== job 9926 ==
// CED
module  CED(
	input  clk,
	input  rst,
	input  enable,
	output reg ird,
	input  [7:0] idata,	
	output reg [13:0] iaddr,
	output reg cwr_mag_0,
	output reg [12:0] cdata_mag_wr0,
	output reg crd_mag_0,
	input  [12:0] cdata_mag_rd0,
	output reg [13:0] caddr_mag_0,
	output reg cwr_ang_0,
	output reg [12:0] cdata_ang_wr0,
	output reg crd_ang_0,
	input  [12:0] cdata_ang_rd0,
	output reg [13:0] caddr_ang_0,
	output reg cwr1,
	output reg [12:0] cdata_wr1,
	output reg crd1,
	input  [12:0] cdata_rd1,
	output reg [13:0] caddr_1,
	output reg cwr2,
	output reg [12:0] cdata_wr2,
	output reg [13:0] caddr_2,
	output reg done
);
For scale: roughly 7600 cells after synthesis, roughly 350 flip-flops, ~51000 µm² of cells after synthesis.
make LEC_CHECK=0 ABC_AREA=1 CAP_MARGIN=20 CORE_ASPECT_RATIO=0.5 CORE_MARGIN=2 CORE_UTILIZATION=72 CTS_CLUSTER_DIAMETER=359 CTS_CLUSTER_SIZE=99 PLACE_DENSITY=0.38 SLEW_MARGIN=20 TNS_END_PERCENT=10 finish   # period 34.4 ns
run.sh (not shown) runs the stock make flow with config.mk's settings and CLKGATE_MAP_FILE=.
Status(job 9926) = ERROR, stage = 4_1_cts
Input changes introduced in job 6784 (baseline for comparison: job 9926):
- clearing CTS_CLUSTER_DIAMETER, which used to be 359
- clearing CTS_CLUSTER_SIZE, which used to be 99
- clearing CORE_ASPECT_RATIO, which used to be 0.5
- swapping 0.38 for 0.6 in PLACE_DENSITY
- clearing ABC_AREA, which used to be 1
- swapping 72 for 40 in CORE_UTILIZATION
- clearing TNS_END_PERCENT, which used to be 10
- swapping 34.4 for 111.0 in the clock period (ns, I/O delays scaled along)
Findings:
Share of synthesized registers carrying an async set or reset: job 6784 vs job 9926 identical
Compared with job 9926, job 6784 improves worst setup slack after placement.
In job 6784, post-synthesis cell type count is higher than in job 9926.
Synthesized cell count, job 6784 vs job 9926: down by more than 10%
Relative to job 9926, post-placement cell count has gone down in job 6784.
The placed cell area reported for job 6784 is smaller than that of job 9926 by about 16%.
Job 6784 went all the way through the flow, and no timing, DRC or antenna check failed.
Job 9926 has lower die outline area than job 6784.
| arithmetic-cell share of the synthesized area counting full adders, half adders and majority gates | job 9926 vs job 6784 | ≈ equal |
> inputs changed (job 6784 -> job 4441)
- the clock period (ns, I/O delays scaled along) changed from 111.0 to 90.0
[summary]
Required time of the critical path, job 4441 and job 6784: smaller value in job 4441
Sort job 4441 and job 6784 by logic depth of the worst setup path including buffers, ascending, and job 6784 comes first.
Each of the runs, namely job 6784 and job 4441, reached the end of the flow and came out clean.
| post-layout utilization of the core | job 4441 vs job 6784 | 0.57 points higher |
### job 4441 -> job 9384
- removing PLACE_DENSITY (formerly 0.6)
- setting HOLD_SLACK_MARGIN to -0.08 for the first time
- changing CAP_MARGIN from 20 to 15
- changing CORE_MARGIN from 2 to 5
- setting CELL_PAD_IN_SITES_DETAIL_PLACEMENT to 2 for the first time
- setting CELL_PAD_IN_SITES_GLOBAL_PLACEMENT to 2 for the first time
Notes after the runs:
- On number of non-clock buffers: between job 9384 and job 4441, it ends up lower for job 4441.
- Reported for job 9384 and job 4441, distinct cell type count after synthesis turned out identical to the last digit.
- Between job 4441 and job 9384, the flow reports via total after detailed routing increasing by a few percent.
- In job 9384, sequential portion of the cell area is lower than in job 4441.
- Job 9384: global-route wire length before repair higher than job 4441
- Compared with job 4441, job 9384 shows a higher buffers plus inverters on the worst setup path.
- Delta (job 9384 minus job 4441): post-layout worst setup margin saw a decrease; worst-case hold slack fell 0.0065 ns.

---

Setup of run A:
The RTL this note starts from:
==> flow/design.v <==
`timescale 1ns/10ps
module  CED(
	input  clk,
	input  rst,
	input  enable,
	output reg ird,
	input  [7:0] idata,	
	output reg [13:0] iaddr,
	output reg cwr_mag_0,
	output reg [12:0] cdata_mag_wr0,
	output reg crd_mag_0,
	input  [12:0] cdata_mag_rd0,
	output reg [13:0] caddr_mag_0,
	output reg cwr_ang_0,
	output reg [12:0] cdata_ang_wr0,
	output reg crd_ang_0,
	input  [12:0] cdata_ang_rd0,
	output reg [13:0] caddr_ang_0,
	output reg cwr1,
	output reg [12:0] cdata_wr1,
	output reg crd1,
	input  [12:0] cdata_rd1,
	output reg [13:0] caddr_1,
	output reg cwr2,
	output reg [12:0] cdata_wr2,
	output reg [13:0] caddr_2,
	output reg done
);
reg [5:0] state,next_state,i;
reg [7:0] Grayscale_temp[0:8];
reg signed [12:0] magnitude_L0[0:8];
reg [12:0] angle_L0[0:8];
reg signed [12:0] Gx,Gy,magnitude;
reg signed [12:0] Gx_abs,Gy_abs;
reg [15:0] n,j;
reg [12:0]angle;
reg signed[28:0] Gy_temp,angle_tmp, Gy_temp1;
parameter INIT=5'd0,GRAYSCALE_ADDR=5'd1,WAIT=5'd2,GRAYSCALE_DATA=5'd3,
          LAYER0=5'd4,INIT1=5'd5,LAYER1_ADDR=5'd6,WAIT1=5'd7,LAYER1_DATA=5'd8,
		  LAYER1_DATA1=5'd9,NMS=5'd10,INIT2=5'd11,LAYER2_ADDR=5'd12,
		  WAIT2=5'd13,LAYER2_DATA=5'd14,LAYER2_DATA1=5'd15,HT=5'd16,FINISHED=5'd17;
always @(posedge clk or posedge rst ) begin
  if(rst) state<=INIT;
  else state<=next_state;
end
always @(*) begin
	case (state)
		INIT:begin
		  next_state=(enable)?GRAYSCALE_ADDR:INIT;
		end 
		GRAYSCALE_ADDR:begin
		  next_state=WAIT;
		end
        WAIT:begin
		   next_state=GRAYSCALE_DATA;
		end
        GRAYSCALE_DATA:begin
			next_state=(i>8)?LAYER0:GRAYSCALE_ADDR;  
		end
		LAYER0:begin
		   next_state=(j>15875)?INIT1:GRAYSCALE_ADDR;
		end
        INIT1:begin
          next_state=LAYER1_ADDR;
        end
        LAYER1_ADDR:begin
            next_state=WAIT1;
	    end 
        WAIT1:begin
		   if((n>0&&n<125)||(n%126==0)||(n%126==125)||(n>15750&&n<15875))next_state=LAYER1_DATA1;
		   else next_state=LAYER1_DATA;
		end
		LAYER1_DATA:begin
		  next_state=(i>8)?NMS:LAYER1_ADDR; 
		end
		LAYER1_DATA1:begin
          next_state=LAYER1_ADDR;
		end
        NMS:begin
		  next_state=(n>15875)?INIT2:LAYER1_ADDR;
		end
		INIT2:begin
		  next_state=LAYER2_ADDR;
		end
		LAYER2_ADDR:begin
		  next_state=WAIT2;
		end
		WAIT2:begin
		  if((n>0&&n<125)||(n%126==0)||(n%126==125)||(n>15750&&n<15875))next_state=LAYER2_DATA1;
		  else next_state=LAYER2_DATA;
		end
		LAYER2_DATA:begin
		  next_state=(i>8)?HT:LAYER2_ADDR; 
		end
		LAYER2_DATA1:begin
          next_state=LAYER2_ADDR;
		end
		HT:begin
		  next_state=(n>15875)?FINISHED:LAYER2_ADDR;
		end
		default:begin
		  next_state=state;
		end 
	endcase	
end
always @(posedge clk) begin
		case (state)
		INIT:begin
		  n=0;
		  i=0;
		  j=0;
		  done=0;
		  ird=0;
		  cwr_mag_0=0;
		  cwr_ang_0=0;
		  crd_mag_0=0;
		  crd_ang_0=0;
		  cwr1=0;
		  crd1=0;
		  cwr2=0;
		  angle=0;
		  angle_tmp=0;
		end 
		GRAYSCALE_ADDR:begin
		  ird=1;
		  cwr_ang_0=0;
		  cwr_mag_0=0;
		  if (i==0)iaddr=n;
		  else if(i==1)iaddr=n+1;
		  else if(i==2)iaddr=n+2;
		  else if(i==3)iaddr=n+128;
		  else if(i==4)iaddr=n+129;
		  else if(i==5)iaddr=n+130;
		  else if(i==6)iaddr=n+256;
		  else if(i==7)iaddr=n+257;
		  else iaddr=n+258; 
		end
		WAIT:begin
		  angle=0;
		  angle_tmp=0;
		end
        GRAYSCALE_DATA:begin
		  Grayscale_temp[i]=idata;
		  i=i+1;
		end
		LAYER0:begin
		  i=0;
		  ird=0;
		  cwr_ang_0=1;
		  cwr_mag_0=1;
		  n=(n%128==125)?n+3:n+1;
		  Gx=-(Grayscale_temp[0])+Grayscale_temp[2]-(Grayscale_temp[3]<<1)+
		     (Grayscale_temp[5]<<1)-Grayscale_temp[6]+Grayscale_temp[8];
		  Gy=-Grayscale_temp[0]-(Grayscale_temp[1]<<1)-Grayscale_temp[2]+
		     Grayscale_temp[6]+(Grayscale_temp[7]<<1)+Grayscale_temp[8];
          Gx_abs=(Gx[12]==1)?-Gx:Gx;
          Gy_abs=(Gy[12]==1)?-Gy:Gy;
		  magnitude=Gx_abs+Gy_abs;
          angle_tmp=(Gx!=0)?(Gy<<16)/Gx:Gx;
		  if(angle_tmp<$signed(29'h00006A09) && angle_tmp>$signed(29'h1FFF95F7))begin                         
			if (Gx!=0&&Gy==0)angle=13'h00;
			else if (Gx==0&&Gy!=0)angle=13'h5a;
			else angle=13'h00;
		  end         
		  else if(angle_tmp>$signed(29'h00006A09) && angle_tmp<$signed(29'h00026A09))angle=13'h2d;            
		  else if(angle_tmp>$signed(29'h00026A09) || angle_tmp<$signed(29'h1FFD95F7))angle=13'h5a;            
		  else angle=13'h87;
		  caddr_mag_0=j;
		  cdata_mag_wr0=magnitude;
		  caddr_ang_0=j;
          cdata_ang_wr0=angle;
		  j=j+1;
		end
        INIT1:begin
		  j=0;
		  n=0;
		  i=0;
		  cwr_ang_0=0;
		  cwr_mag_0=0;
        end
		LAYER1_ADDR:begin
		  if ((n>0&&n<125)||(n%126==0)||(n%126==125)||(n>15750&&n<15875)) begin
		    cwr1=0;
			caddr_1=n;
		  end
          else begin
		    crd_ang_0=1;
		    crd_mag_0=1;
			cwr1=0;
			if (i==0)begin
			  caddr_ang_0=j;
			  caddr_mag_0=j;
			end
		    else if(i==1)begin
			  caddr_ang_0=j+1;
			  caddr_mag_0=j+1;
			end
		    else if(i==2)begin
			  caddr_ang_0=j+2;
			  caddr_mag_0=j+2;
			end
		    else if(i==3)begin
			  caddr_ang_0=j+126;
			  caddr_mag_0=j+126;
			end
		    else if(i==4)begin
			  caddr_ang_0=j+127;
			  caddr_mag_0=j+127;
			end
		    else if(i==5)begin
			  caddr_ang_0=j+128;
			  caddr_mag_0=j+128;
			end
		    else if(i==6)begin
			  caddr_ang_0=j+252;
			  caddr_mag_0=j+252;
			end
		    else if(i==7)begin
			  caddr_ang_0=j+253;
			  caddr_mag_0=j+253;
			end
		    else begin
			  caddr_ang_0=j+254;
			  caddr_mag_0=j+254;
			end
		  end
		end
		LAYER1_DATA:begin
		  angle_L0[i]=cdata_ang_rd0;
		  magnitude_L0[i]=cdata_mag_rd0;
		  i=i+1;
		end
		LAYER1_DATA1:begin
          	cwr1=1;
			cdata_wr1=0;
			n=n+1;
		end
		NMS:begin
		  crd_ang_0=0;
		  crd_mag_0=0;
		  cwr1=1;
		  caddr_1=n;
		  if (angle_L0[4]==13'h00) begin
            cdata_wr1=(magnitude_L0[4]>=magnitude_L0[3]
			          &&magnitude_L0[4]>=magnitude_L0[5])?magnitude_L0[4]:0;			
		  end
		  else if (angle_L0[4]==13'h2d) begin
			cdata_wr1=(magnitude_L0[4]>=magnitude_L0[2]
			          &&magnitude_L0[4]>=magnitude_L0[6])?magnitude_L0[4]:0;	
		  end
          else if (angle_L0[4]==13'h5a) begin
			cdata_wr1=(magnitude_L0[4]>=magnitude_L0[1]
			          &&magnitude_L0[4]>=magnitude_L0[7])?magnitude_L0[4]:0;	
		  end
		  else begin
			cdata_wr1=(magnitude_L0[4]>=magnitude_L0[0]
			          &&magnitude_L0[4]>=magnitude_L0[8])?magnitude_L0[4]:0;
		  end
		  j=(j%126==123)?j+3:j+1;
		  n=n+1;
		  i=0;
		end
		INIT2:begin
		  j=0;
		  n=0;
		  i=0;
          cwr1=0;
		end
		LAYER2_ADDR:begin
		  if ((n>0&&n<125)||(n%126==0)||(n%126==125)||(n>15750&&n<15875)) begin
		    cwr2=0;
			caddr_2=n;
		  end
          else begin
            crd1=1;
			cwr2=0;
			if (i==0)caddr_1=j;
		    else if(i==1)caddr_1=j+1;
		    else if(i==2)caddr_1=j+2;
		    else if(i==3)caddr_1=j+126;
		    else if(i==4)caddr_1=j+127;
		    else if(i==5)caddr_1=j+128;
		    else if(i==6)caddr_1=j+252;
		    else if(i==7)caddr_1=j+253;
		    else caddr_1=j+254;
		  end
		end
		LAYER2_DATA:begin
		  magnitude_L0[i]=cdata_rd1;
		  i=i+1;
		end	
		LAYER2_DATA1:begin
          	cwr2=1;
			cdata_wr2=0;
			n=n+1;
		end
		HT:begin
          crd1=0;
		  cwr2=1;
		  caddr_2=n;
          if (magnitude_L0[4]>=13'd100)cdata_wr2=13'd255;
		  else if(magnitude_L0[4]<13'd50)cdata_wr2=13'd0;
		  else begin
			if ((magnitude_L0[0]>=13'd100)||(magnitude_L0[1]>=13'd100)||
			    (magnitude_L0[2]>=13'd100)||(magnitude_L0[3]>=13'd100)||
				(magnitude_L0[5]>=13'd100)||(magnitude_L0[6]>=13'd100)||
				(magnitude_L0[7]>=13'd100)||(magnitude_L0[8]>=13'd100)) begin
				cdata_wr2=13'd255;
			end
			else cdata_wr2=13'd0;
		  end
		  j=(j%126==123)?j+3:j+1;
		  n=n+1;
		  i=0;
		end
		FINISHED:begin
		  done=1;
		end
		default:begin
		end 
	endcase
end
endmodule
Settings: LEC_CHECK=0, ABC_AREA=1, CAP_MARGIN=40, CELL_PAD_IN_SITES_DETAIL_PLACEMENT=0, CORE_MARGIN=2, CORE_UTILIZATION=70, CTS_CLUSTER_DIAMETER=269, CTS_CLUSTER_SIZE=40, GPL_ROUTABILITY_DRIVEN=0, GPL_TIMING_DRIVEN=1, HOLD_SLACK_MARGIN=0.27, SETUP_SLACK_MARGIN=-0.37, SLEW_MARGIN=10, TNS_END_PERCENT=55; clock period 63.1 ns.
clock tree synthesis (4_1_cts): run A exited with error
[inputs] run B vs run A
# run A
export LEC_CHECK = 0
export ABC_AREA = 1
export CAP_MARGIN = 40
export CELL_PAD_IN_SITES_DETAIL_PLACEMENT = 0
export CORE_MARGIN = 2
export CORE_UTILIZATION = 70
export CTS_CLUSTER_DIAMETER = 269
export CTS_CLUSTER_SIZE = 40
export GPL_ROUTABILITY_DRIVEN = 0
export GPL_TIMING_DRIVEN = 1
export HOLD_SLACK_MARGIN = 0.27
export SETUP_SLACK_MARGIN = -0.37
export SLEW_MARGIN = 10
export TNS_END_PERCENT = 55
create_clock -name core_clock -period 63.1 [get_ports {clk}]
# run B
export LEC_CHECK = 0
export ABC_AREA = 1
export CAP_MARGIN = 20
export CORE_MARGIN = 2
export CORE_UTILIZATION = 66
export PLACE_DENSITY = 0.6
export SLEW_MARGIN = 20
create_clock -name core_clock -period 75.3 [get_ports {clk}]
[summary]
Of run A and run B, only run A never reached the final stage.
Run A did not finish; a tool error ended it in clock tree synthesis (4_1_cts).
Between run A and run B, the difference in synthesized cell area is negligible.
Die footprint was lower in the run labelled run A.
Core area in run B is 4500 µm² higher than in run A
Half-perimeter wire length after placement for run B: 16% down relative to run A
Run A → run B: area fraction in compound gates now sits at about the same level, total of buffers placed on input and output ports essentially unchanged, parity-gate share of the synthesized area counting xor and xnor cells ~0 delta, placement-stage worst setup slack saw an increase, floorplan-stage core utilization went down 4.1 points.
Edits applied to the flow inputs when going from run B to run C:
# run B
export LEC_CHECK = 0
export ABC_AREA = 1
export CAP_MARGIN = 20
export CORE_MARGIN = 2
export CORE_UTILIZATION = 66
export PLACE_DENSITY = 0.6
export SLEW_MARGIN = 20
create_clock -name core_clock -period 75.3 [get_ports {clk}]
# run C
export LEC_CHECK = 0
export ABC_AREA = 1
export CAP_MARGIN = 20
export CORE_MARGIN = 2
export CORE_UTILIZATION = 72
export PLACE_DENSITY = 0.6
export SLEW_MARGIN = 20
create_clock -name core_clock -period 124.0 [get_ports {clk}]
--- outcome ---
Looking at total wire length after detailed routing across both flows, run C is the stronger of the two, with run B trailing. Re residual antenna-violating net count after detailed routing: no difference whatsoever between run C and run B. Of run C and run B, run B shows the higher number of clock buffer instances in the layout, with run C below it.
